// alu_top
module alu_top (
    input             clk,
    input      [7:0]  a_in,
    input      [7:0]  b_in,
    input      [3:0]  command_in,
    input             oe,
    output reg [15:0] d_out
);
clock: 24.0 ns
lec_check: 0
cap_margin: 20
cell_pad_in_sites_global_placement: 3
core_margin: 7
core_utilization: 40
cts_cluster_diameter: 307
cts_cluster_size: 47
place_density_lb_addon: 0.06
setup_slack_margin: -2.0
slew_margin: 0
tns_end_percent: 10
run.sh (not shown) runs the stock make flow with config.mk's settings and CLKGATE_MAP_FILE=.
The starting point completed, yet does not pass: negative setup slack.
Next try:
==> flow/config.mk (replaced) <==
export PLATFORM = sky130hd
export DESIGN_NAME = alu_top
export DESIGN_NICKNAME = alu_top
export VERILOG_FILES = /design/flow/design.v
export SDC_FILE = /design/flow/constraint.sdc
export NUM_CORES = 4
export LEC_CHECK = 0
export CAP_MARGIN = 20
export CORE_ASPECT_RATIO = 1.48
export CORE_MARGIN = 4
export CORE_UTILIZATION = 40
export SLEW_MARGIN = 15
Effect: With this change the flow completed without violations. Wire length rises by 4.6%. Via count climbs by 4.5%.
Next try:
==> flow/config.mk (replaced) <==
export PLATFORM = sky130hd
export DESIGN_NAME = alu_top
export DESIGN_NICKNAME = alu_top
export VERILOG_FILES = /design/flow/design.v
export SDC_FILE = /design/flow/constraint.sdc
export NUM_CORES = 4
export LEC_CHECK = 0
export ABC_AREA = 1
export CAP_MARGIN = 25
export CORE_MARGIN = 2
export CORE_UTILIZATION = 18
export CTS_CLUSTER_DIAMETER = 338
export SETUP_SLACK_MARGIN = 1.54
export SLEW_MARGIN = 20
After rerunning:
- global-route usage came out lower by 13 points
- worst setup slack improved by 0.22 ns
- wire length came out lower by 2.4%
Next try:
==> flow/config.mk (replaced) <==
export PLATFORM = sky130hd
export DESIGN_NAME = alu_top
export DESIGN_NICKNAME = alu_top
export VERILOG_FILES = /design/flow/design.v
export SDC_FILE = /design/flow/constraint.sdc
export NUM_CORES = 4
export LEC_CHECK = 0
export CAP_MARGIN = 20
export CELL_PAD_IN_SITES_GLOBAL_PLACEMENT = 3
export CORE_ASPECT_RATIO = 1.73
export CORE_MARGIN = 2
export CORE_UTILIZATION = 40
export CTS_CLUSTER_DIAMETER = 307
export CTS_CLUSTER_SIZE = 47
export PLACE_DENSITY = 0.38
export SETUP_SLACK_MARGIN = -2.0
export SLEW_MARGIN = 0
export TNS_END_PERCENT = 10
With this change the flow finished but fails on negative setup slack.
Worst hold slack gains 0.030 ns.
Final cell count fell by 31%.
Via count shrinks by 6.8%.
Utilization increases by 22 points.
Routed wire length went up by 8.5%.
Sequential share of layout area increases by 0.88 points.

========
The RTL this note starts from:
==> flow/design.v <==
module alu_top (
    input             clk,
    input      [7:0]  a_in,
    input      [7:0]  b_in,
    input      [3:0]  command_in,
    input             oe,
    output reg [15:0] d_out
);
    reg [7:0] a_q, b_q;
    reg [3:0] cmd_q;
    reg       oe_q;
    wire [15:0] alu_out;
    always @(posedge clk) begin
        a_q   <= a_in;
        b_q   <= b_in;
        cmd_q <= command_in;
        oe_q  <= oe;
        d_out <= alu_out;
    end
    alu u_alu (.a_in(a_q), .b_in(b_q), .command_in(cmd_q), .oe(oe_q), .d_out(alu_out));
endmodule

module alu ( input [7:0]a_in,b_in,input [3:0]command_in,input oe,output [15:0]d_out);
	parameter 	ADD = 4'b0000,
				INC = 4'b0001,
				SUB =  4'b0010,
				DEC = 4'b0011,
				MUL = 4'b0100,
				DIV = 4'b0101,
				SHL = 4'b0110,
				SHR = 4'b0111,
				AND = 4'b1000,
				OR = 4'b1001,
				INV = 4'b1010,
				NAND = 4'b1011,
				NOR = 4'b1100,
				XOR = 4'b1101,
				XNOR = 4'b1110,
				BUF = 4'b1111;
	reg [15:0] out;
	always@(command_in,a_in,b_in)
		begin
			case(command_in)
				ADD : out = a_in+b_in;
				INC : out = a_in+1'b1;
				SUB : out = a_in-b_in;
				DEC : out = a_in-1'b1;
				MUL : out = a_in*b_in;
				DIV : out = (b_in == 8'd0) ? 16'hFFFF : a_in/b_in;
				SHL : out = a_in<<1;
				SHR : out = a_in>>1;
				AND : out = a_in&&b_in;
				OR : out = a_in||b_in;
				INV : out = !(a_in);
				NAND : out = ~(a_in&b_in);
				NOR : out = ~(a_in|b_in);
				XOR : out = a_in^b_in;
				XNOR : out = a_in~^b_in;
				BUF : out = a_in;
			endcase
		end
	assign d_out = (oe) ? out : 16'h0000;
endmodule  
clock: 16.9 ns
lec_check: 0
abc_area: 0
cap_margin: 15
core_aspect_ratio: 0.87
core_margin: 2
core_utilization: 46
cts_cluster_diameter: 394
gpl_timing_driven: 0
setup_slack_margin: 2.69
slew_margin: 40
The baseline finished but fails on negative setup slack.
Edit:
==> flow/config.mk (replaced) <==
export PLATFORM = sky130hd
export DESIGN_NAME = alu_top
export DESIGN_NICKNAME = alu_top
export VERILOG_FILES = /design/flow/design.v
export SDC_FILE = /design/flow/constraint.sdc
export NUM_CORES = 4
export LEC_CHECK = 0
export ABC_AREA = 1
export CAP_MARGIN = 15
export CORE_ASPECT_RATIO = 0.87
export CORE_MARGIN = 2
export CORE_UTILIZATION = 68
export CTS_CLUSTER_DIAMETER = 354
export HOLD_SLACK_MARGIN = 0.29
export SETUP_SLACK_MARGIN = 2.69
export SLEW_MARGIN = 40
export TNS_END_PERCENT = 5
==> flow/constraint.sdc (replaced) <==
create_clock -name core_clock -period 24.6 [get_ports {clk}]
set_input_delay 4.9200 -clock core_clock [delete_from_list [all_inputs] [get_ports {clk}]]
set_output_delay 4.9200 -clock core_clock [all_outputs]
set_load 0.01 [all_outputs]
Now the flow stopped in 5_1_grt, error GRT-0232.
Synthesized cell count rose by 22%.
Synthesized area rose by 2.5%.
Die area fell by 30%.
Edit:
--- a/flow/config.mk
+++ b/flow/config.mk
@@ -10,8 +10,6 @@
 export CORE_ASPECT_RATIO = 0.87
 export CORE_MARGIN = 2
-export CORE_UTILIZATION = 68
+export CORE_UTILIZATION = 65
 export CTS_CLUSTER_DIAMETER = 354
-export HOLD_SLACK_MARGIN = 0.29
 export SETUP_SLACK_MARGIN = 2.69
 export SLEW_MARGIN = 40
-export TNS_END_PERCENT = 5
- With this change the flow finished but failed the layout checks on negative setup slack
- die size goes up by a few percent
- synthesized area is unchanged
- synthesized cell count does not change
